==> run a <==
==> flow/design.v (excerpt) <==
module ixu_mc_pipe (
    input  wire         core_clock_i,
    input  wire         core_flush_i,
    input  wire  [17:0] data_i,
    input  wire         valid_i,
    output logic        busy_o,
    output wire  [ 5:0] rs1_o,
    output wire  [ 5:0] rs2_o,
    input  wire  [31:0] rs1_data_i,
    input  wire  [31:0] rs2_data_i,
    output wire  [ 4:0] rob_o,
    input  wire  [ 6:0] opcode_i,
    input  wire  [ 6:0] ins_type,
    input  wire         imm_i,
    input  wire  [31:0] immediate_i,
    input  wire  [ 5:0] dest_i,
    output logic [ 5:0] wakeup_dest,
    output logic        wakeup_valid,
    output logic [ 5:0] l_wakeup_dest,
    output logic        l_wakeup_valid,
    output logic [ 5:0] ixu_mc_ex_dest,
    output logic [31:0] ixu_mc_ex_data,
    output logic        ixu_mc_ex_valid,
    output logic [ 5:0] ixu_mc_wb_dest,
    output logic [31:0] ixu_mc_wb_data,
    output logic        ixu_mc_wb_valid,
    output wire  [ 4:0] pmu_ins_id_o,
    output wire         pmu_ins_valid_o
);
==> flow/config.mk <==
export PLATFORM = sky130hd
export DESIGN_NAME = ixu_mc_pipe
export DESIGN_NICKNAME = ixu_mc_pipe
export VERILOG_FILES = /design/flow/design.v
export SDC_FILE = /design/flow/constraint.sdc
export NUM_CORES = 4
export LEC_CHECK = 0
export ABC_AREA = 0
export CAP_MARGIN = 20
export CELL_PAD_IN_SITES_DETAIL_PLACEMENT = 0
export CORE_MARGIN = 2
export CORE_UTILIZATION = 72
export CTS_CLUSTER_SIZE = 60
export PLACE_DENSITY_LB_ADDON = 0.24
export SETUP_SLACK_MARGIN = 1.29
export SLEW_MARGIN = 20
==> flow/constraint.sdc <==
create_clock -name core_clock -period 8.58 [get_ports {core_clock_i}]
set_input_delay 1.7160 -clock core_clock [delete_from_list [all_inputs] [get_ports {core_clock_i}]]
set_output_delay 1.7160 -clock core_clock [all_outputs]
set_load 0.01 [all_outputs]
run.sh (not shown) runs the stock make flow with config.mk's settings and CLKGATE_MAP_FILE=.
==> inputs of run b, as changes to run a <==
Settings changed: ABC_AREA 0 to unset, CELL_PAD_IN_SITES_DETAIL_PLACEMENT 0 to unset, CORE_UTILIZATION 72 to 28, CTS_CLUSTER_SIZE 60 to unset, PLACE_DENSITY_LB_ADDON 0.24 to unset, SETUP_SLACK_MARGIN 1.29 to 0.4.
==> flow/constraint.sdc (replaced) <==
create_clock -name core_clock -period 8.63 [get_ports {core_clock_i}]
set_input_delay 1.7260 -clock core_clock [delete_from_list [all_inputs] [get_ports {core_clock_i}]]
set_output_delay 1.7260 -clock core_clock [all_outputs]
set_load 0.01 [all_outputs]
==> inputs of run c, as changes to run a <==
Settings changed: ABC_AREA 0 to unset, CELL_PAD_IN_SITES_DETAIL_PLACEMENT 0 to unset, CORE_UTILIZATION 72 to 40, CTS_CLUSTER_SIZE 60 to unset, PLACE_DENSITY_LB_ADDON 0.24 to unset, SETUP_SLACK_MARGIN 1.29 to 0.4.
==> flow/constraint.sdc (replaced) <==
create_clock -name core_clock -period 9.0 [get_ports {core_clock_i}]
set_input_delay 1.8000 -clock core_clock [delete_from_list [all_inputs] [get_ports {core_clock_i}]]
set_output_delay 1.8000 -clock core_clock [all_outputs]
set_load 0.01 [all_outputs]
==> qor summary <==
quantity                                                         run c              run b                      run a
Reg2Reg Setup Slack                                            0.50 ns            0.42 ns                          -
Final worst slack                                             0.500 ns           0.419 ns                          -
Max_slew headroom                                                0.270              0.208                          -
Multi-input gates                                                 5080               5080                          -
Detailed-route wire length on metal 1                         95700 µm           99600 µm                          -
Initial DRT Pass Iterations                                          7                  8                          -
Drt initial violations                                            5202               5019                          -
Outcome                               no timing/DRC/antenna violations  no timing/DRC/antenna violations  aborted with a tool error
Stage where the flow stopped                                         -                  -   global routing (5_1_grt)
Sort of element at the end of the critical path              flip-flop          flip-flop                          -
Total inserted antenna cells                                         3                  9                          -
Die Span Y                                                      396 µm             472 µm                     296 µm
Area of combinational cells with multiple inputs             47600 µm²          48000 µm²                          -
Log Warnings                                                       100                 98                          -
Final worst-path cycle share                                     0.944              0.951                          -
Max-cap viol count                                                   0                  0                          -
Final period demand of the worst path                          8.50 ns            8.21 ns                          -
End point of the worst hold path                     wb_rob[1]$_DFF_P_  wb_rob[1]$_DFF_P_                          -
Register fraction of the total cell area                         0.108              0.104                          -


==> inputs of exp/zinc <==
ixu_mc_pipe again, from the RTL that the note above started with.
make LEC_CHECK=0 ABC_AREA=0 CAP_MARGIN=30 CELL_PAD_IN_SITES_DETAIL_PLACEMENT=2 CELL_PAD_IN_SITES_GLOBAL_PLACEMENT=2 CORE_ASPECT_RATIO=0.96 CORE_MARGIN=7 CORE_UTILIZATION=39 CTS_CLUSTER_SIZE=98 GPL_TIMING_DRIVEN=0 HOLD_SLACK_MARGIN=0.29 MIN_ROUTING_LAYER=met2 PLACE_DENSITY_LB_ADDON=0.24 SETUP_SLACK_MARGIN=1.29 SLEW_MARGIN=25 TNS_END_PERCENT=90 finish   # period 9.35 ns
==> exp/xenon: changes against exp/zinc <==
==> flow/config.mk (replaced) <==
export PLATFORM = sky130hd
export DESIGN_NAME = ixu_mc_pipe
export DESIGN_NICKNAME = ixu_mc_pipe
export VERILOG_FILES = /design/flow/design.v
export SDC_FILE = /design/flow/constraint.sdc
export NUM_CORES = 4
export LEC_CHECK = 0
export ABC_AREA = 0
export CAP_MARGIN = 0
export CELL_PAD_IN_SITES_DETAIL_PLACEMENT = 2
export CORE_MARGIN = 2
export CORE_UTILIZATION = 66
export GPL_TIMING_DRIVEN = 1
export MAX_ROUTING_LAYER = met4
export PLACE_DENSITY = 0.78
export SETUP_SLACK_MARGIN = 0.43
export SLEW_MARGIN = 30
==> flow/constraint.sdc (replaced) <==
create_clock -name core_clock -period 14.5 [get_ports {core_clock_i}]
set_input_delay 2.9000 -clock core_clock [delete_from_list [all_inputs] [get_ports {core_clock_i}]]
set_output_delay 2.9000 -clock core_clock [all_outputs]
set_load 0.01 [all_outputs]
==> exp/fjord: changes against exp/zinc <==
==> flow/config.mk (replaced) <==
export PLATFORM = sky130hd
export DESIGN_NAME = ixu_mc_pipe
export DESIGN_NICKNAME = ixu_mc_pipe
export VERILOG_FILES = /design/flow/design.v
export SDC_FILE = /design/flow/constraint.sdc
export NUM_CORES = 4
export LEC_CHECK = 0
export CAP_MARGIN = 20
export CORE_MARGIN = 2
export CORE_UTILIZATION = 40
export SETUP_SLACK_MARGIN = 0.4
export SLEW_MARGIN = 20
==> flow/constraint.sdc (replaced) <==
create_clock -name core_clock -period 12.3 [get_ports {core_clock_i}]
set_input_delay 2.4600 -clock core_clock [delete_from_list [all_inputs] [get_ports {core_clock_i}]]
set_output_delay 2.4600 -clock core_clock [all_outputs]
set_load 0.01 [all_outputs]
==> summary of the runs <==
Synthesized area is the same in exp/xenon and exp/fjord.
The highest die size belongs to exp/zinc, the lowest to exp/xenon.
Synthesized cell count is the same in exp/zinc and exp/fjord.
exp/fjord passed the timing, design-rule and antenna checks. exp/xenon died in 3_5_place_dp. exp/zinc died in 5_1_grt, error GRT-0116.


==> trial 77 <==
ixu_mc_pipe again, from the RTL that the note above started with.
## ixu_mc_pipe
module ixu_mc_pipe (
    input  wire         core_clock_i,
    input  wire         core_flush_i,
    input  wire  [17:0] data_i,
    input  wire         valid_i,
    output logic        busy_o,
    output wire  [ 5:0] rs1_o,
    output wire  [ 5:0] rs2_o,
    input  wire  [31:0] rs1_data_i,
    input  wire  [31:0] rs2_data_i,
    output wire  [ 4:0] rob_o,
    input  wire  [ 6:0] opcode_i,
    input  wire  [ 6:0] ins_type,
    input  wire         imm_i,
    input  wire  [31:0] immediate_i,
    input  wire  [ 5:0] dest_i,
    output logic [ 5:0] wakeup_dest,
    output logic        wakeup_valid,
    output logic [ 5:0] l_wakeup_dest,
    output logic        l_wakeup_valid,
    output logic [ 5:0] ixu_mc_ex_dest,
    output logic [31:0] ixu_mc_ex_data,
    output logic        ixu_mc_ex_valid,
    output logic [ 5:0] ixu_mc_wb_dest,
    output logic [31:0] ixu_mc_wb_data,
    output logic        ixu_mc_wb_valid,
    output wire  [ 4:0] pmu_ins_id_o,
    output wire         pmu_ins_valid_o
);
  assign rob_o = data_i[4:0];
  assign rs1_o = data_i[11:6];
  assign rs2_o = data_i[17:12];
  typedef enum {
    IDLE,
    DIVISION
  } mc_pipe_state_t;
  mc_pipe_state_t        mc_pipe_state;
  reg             [31:0] a;
  ...
==> flow/config.mk <==
export PLATFORM = sky130hd
export DESIGN_NAME = ixu_mc_pipe
export DESIGN_NICKNAME = ixu_mc_pipe
export VERILOG_FILES = /design/flow/design.v
export SDC_FILE = /design/flow/constraint.sdc
export NUM_CORES = 4
export LEC_CHECK = 0
export ABC_AREA = 1
export CAP_MARGIN = 20
export CORE_ASPECT_RATIO = 0.5
export CORE_MARGIN = 2
export CORE_UTILIZATION = 72
export CTS_CLUSTER_DIAMETER = 391
export CTS_CLUSTER_SIZE = 99
export HOLD_SLACK_MARGIN = 0.3
export PLACE_DENSITY = 0.42
export SETUP_SLACK_MARGIN = 0.98
export SLEW_MARGIN = 20
==> flow/constraint.sdc <==
create_clock -name core_clock -period 6.03 [get_ports {core_clock_i}]
set_input_delay 1.2060 -clock core_clock [delete_from_list [all_inputs] [get_ports {core_clock_i}]]
set_output_delay 1.2060 -clock core_clock [all_outputs]
set_load 0.01 [all_outputs]
==> trial 27: changes against trial 77 <==
Settings changed: ABC_AREA 1 to not set, CORE_ASPECT_RATIO 0.5 to not set, CORE_UTILIZATION 72 to 69, CTS_CLUSTER_DIAMETER 391 to not set, CTS_CLUSTER_SIZE 99 to 37, HOLD_SLACK_MARGIN 0.3 to not set, PLACE_DENSITY 0.42 to not set, SETUP_SLACK_MARGIN 0.98 to -0.56.
==> flow/constraint.sdc (replaced) <==
create_clock -name core_clock -period 7.18 [get_ports {core_clock_i}]
set_input_delay 1.4360 -clock core_clock [delete_from_list [all_inputs] [get_ports {core_clock_i}]]
set_output_delay 1.4360 -clock core_clock [all_outputs]
set_load 0.01 [all_outputs]
==> build 95: changes against trial 77 <==
Settings changed: ABC_AREA 1 to 0, CELL_PAD_IN_SITES_DETAIL_PLACEMENT set to 0, CORE_ASPECT_RATIO 0.5 to 1.48, CTS_CLUSTER_DIAMETER 391 to not set, CTS_CLUSTER_SIZE 99 to 85, HOLD_SLACK_MARGIN 0.3 to not set, PLACE_DENSITY 0.42 to 0.66, SETUP_SLACK_MARGIN 0.98 to 1.29.
==> flow/constraint.sdc (replaced) <==
create_clock -name core_clock -period 9.04 [get_ports {core_clock_i}]
set_input_delay 1.8080 -clock core_clock [delete_from_list [all_inputs] [get_ports {core_clock_i}]]
set_output_delay 1.8080 -clock core_clock [all_outputs]
set_load 0.01 [all_outputs]
==> summary of the runs <==
Trial 77 failed in global routing (5_1_grt) with GRT-0116. Trial 27 produced a layout that fails on setup timing. Build 95 died in global routing (5_1_grt).
In synthesized area, build 95 and trial 27 do not differ.
Against build 95, the synthesized cell count of trial 77 is higher by about 20%.
The highest die size belongs to trial 77, the lowest to build 95.


==> inputs of v21 <==
Starting RTL as in the previous note.
==> flow/config.mk <==
export PLATFORM = sky130hd
export DESIGN_NAME = ixu_mc_pipe
export DESIGN_NICKNAME = ixu_mc_pipe
export VERILOG_FILES = /design/flow/design.v
export SDC_FILE = /design/flow/constraint.sdc
export NUM_CORES = 4
export LEC_CHECK = 0
export ABC_AREA = 0
export CAP_MARGIN = 20
export CELL_PAD_IN_SITES_DETAIL_PLACEMENT = 0
export CORE_MARGIN = 2
export CORE_UTILIZATION = 70
export CTS_CLUSTER_SIZE = 14
export PLACE_DENSITY_LB_ADDON = 0.24
export SETUP_SLACK_MARGIN = 0.72
export SLEW_MARGIN = 20
export TNS_END_PERCENT = 5
==> flow/constraint.sdc <==
create_clock -name core_clock -period 2.47 [get_ports {core_clock_i}]
set_input_delay 0.4940 -clock core_clock [delete_from_list [all_inputs] [get_ports {core_clock_i}]]
set_output_delay 0.4940 -clock core_clock [all_outputs]
set_load 0.01 [all_outputs]
==> v34: changes against v21 <==
ABC_AREA = default   (was 0)
CELL_PAD_IN_SITES_DETAIL_PLACEMENT = default   (was 0)
CORE_UTILIZATION = 64   (was 70)
CTS_CLUSTER_SIZE = default   (was 14)
PLACE_DENSITY_LB_ADDON = default   (was 0.24)
SETUP_SLACK_MARGIN = 1.4   (was 0.72)
TNS_END_PERCENT = default   (was 5)
==> flow/constraint.sdc (replaced) <==
create_clock -name core_clock -period 7.18 [get_ports {core_clock_i}]
set_input_delay 1.4360 -clock core_clock [delete_from_list [all_inputs] [get_ports {core_clock_i}]]
set_output_delay 1.4360 -clock core_clock [all_outputs]
set_load 0.01 [all_outputs]
==> v36: changes against v21 <==
CORE_UTILIZATION = 56   (was 70)
CTS_CLUSTER_SIZE = 98   (was 14)
SETUP_SLACK_MARGIN = 1.29   (was 0.72)
TNS_END_PERCENT = default   (was 5)
==> flow/constraint.sdc (replaced) <==
create_clock -name core_clock -period 9.04 [get_ports {core_clock_i}]
set_input_delay 1.8080 -clock core_clock [delete_from_list [all_inputs] [get_ports {core_clock_i}]]
set_output_delay 1.8080 -clock core_clock [all_outputs]
set_load 0.01 [all_outputs]
==> flow_metrics.tcl <==
# metrics dict for downstream scripts
set metrics [dict create \
    status "stopped before the end" \
    stop_stage "5_1_grt" \
    firstError "[ERROR GRT-0116] Global routing finished with congestion. Check the congestion regions in the DRC Viewer." \
    place_ws_ns -6.14 \
    dpl.hpwl_mm 221 \
    place_area_um2 75900 \
]
-- figures above: v21

==> flow_metrics.tcl <==
# collected from the flow reports
set metrics [dict create \
    dpl.hpwl_mm 179 \
    status "no timing/DRC/antenna violations" \
    fillers 8950 \
    ys_sh_mux 0.0356 \
    multiInputGateArea_um2 48400 \
    clock_buffer_count 46 \
    clockBufferDepth 3 \
]
-- figures above: v36

==> flow_metrics.tcl <==
# collected from the flow reports
set metrics [dict create \
    status "finished with violations" \
    violations "negative setup slack" \
    layout_setup_ws_ns -1.37 \
    setup_violations 32 \
    dpl.hpwl_mm 195 \
    place_area_um2 71100 \
]
-- figures above: v34



==> run Z: inputs <==
ixu_mc_pipe again, from the RTL that the note above started with.
export LEC_CHECK = 0
export ABC_AREA = 0
export CAP_MARGIN = 5
export CELL_PAD_IN_SITES_DETAIL_PLACEMENT = 0
export CORE_MARGIN = 2
export CORE_UTILIZATION = 72
export CTS_CLUSTER_SIZE = 14
export SETUP_SLACK_MARGIN = 1.29
export SLEW_MARGIN = 20
create_clock -name core_clock -period 3.74 [get_ports {core_clock_i}]
==> run X (differences from run Z) <==
--- a/flow/config.mk
+++ b/flow/config.mk
@@ -7,9 +7,10 @@
 export LEC_CHECK = 0
 export ABC_AREA = 0
-export CAP_MARGIN = 5
+export CAP_MARGIN = 20
 export CELL_PAD_IN_SITES_DETAIL_PLACEMENT = 0
 export CORE_MARGIN = 2
-export CORE_UTILIZATION = 72
-export CTS_CLUSTER_SIZE = 14
-export SETUP_SLACK_MARGIN = 1.29
+export CORE_UTILIZATION = 66
+export CTS_CLUSTER_SIZE = 55
+export HOLD_SLACK_MARGIN = 0.29
+export SETUP_SLACK_MARGIN = 1.12
 export SLEW_MARGIN = 20
==> flow/constraint.sdc (replaced) <==
create_clock -name core_clock -period 8.36 [get_ports {core_clock_i}]
set_input_delay 1.6720 -clock core_clock [delete_from_list [all_inputs] [get_ports {core_clock_i}]]
set_output_delay 1.6720 -clock core_clock [all_outputs]
set_load 0.01 [all_outputs]
==> notes <==
In run Z the die area is lower than in run X, by about 8%. Run X produced a layout that fails on negative setup slack. Run Z stopped in 5_1_grt. In synthesized cell count, run X and run Z do not differ. In synthesized area, run X and run Z do not differ.
==> figures <==
quantity                                                                    run Z                       run X
Worst setup slack before clock tree synthesis                            -5020 ps                     -104 ps
Total of cells resized after clock tree synthesis                             482                         339
Detail Placement HPWL                                                   221000 um                   181000 um
Chip Width                                                                 296 um                      309 um
Die Span Y                                                                 296 um                      309 um
Synth mux share                                                             3.56%                       3.56%
Pre-Place Util                                                              72.4%                       66.8%
Inst Count DP                                                                9390                        8612
Die Footprint                                                          0.0877 mm2                  0.0955 mm2
Unique cell types                                                              85                          85
Clock sink count                                                              305                         305
TritonCTS buffer count                                                         41                          38
Final weighted congestion in routability-driven placement                    1.09                        1.05
Status                                                     stopped before the end  complete, but fails checks
Last stage reached                                                        5_1_grt                           -
Violated checks                                                                 -        negative setup slack
Core region area                                                       0.0849 mm2                  0.0919 mm2
Cell area reported after detailed placement                            0.0756 mm2                  0.0677 mm2
Postcts setup bufs                                                             74                         110
Row count                                                                     107                         111
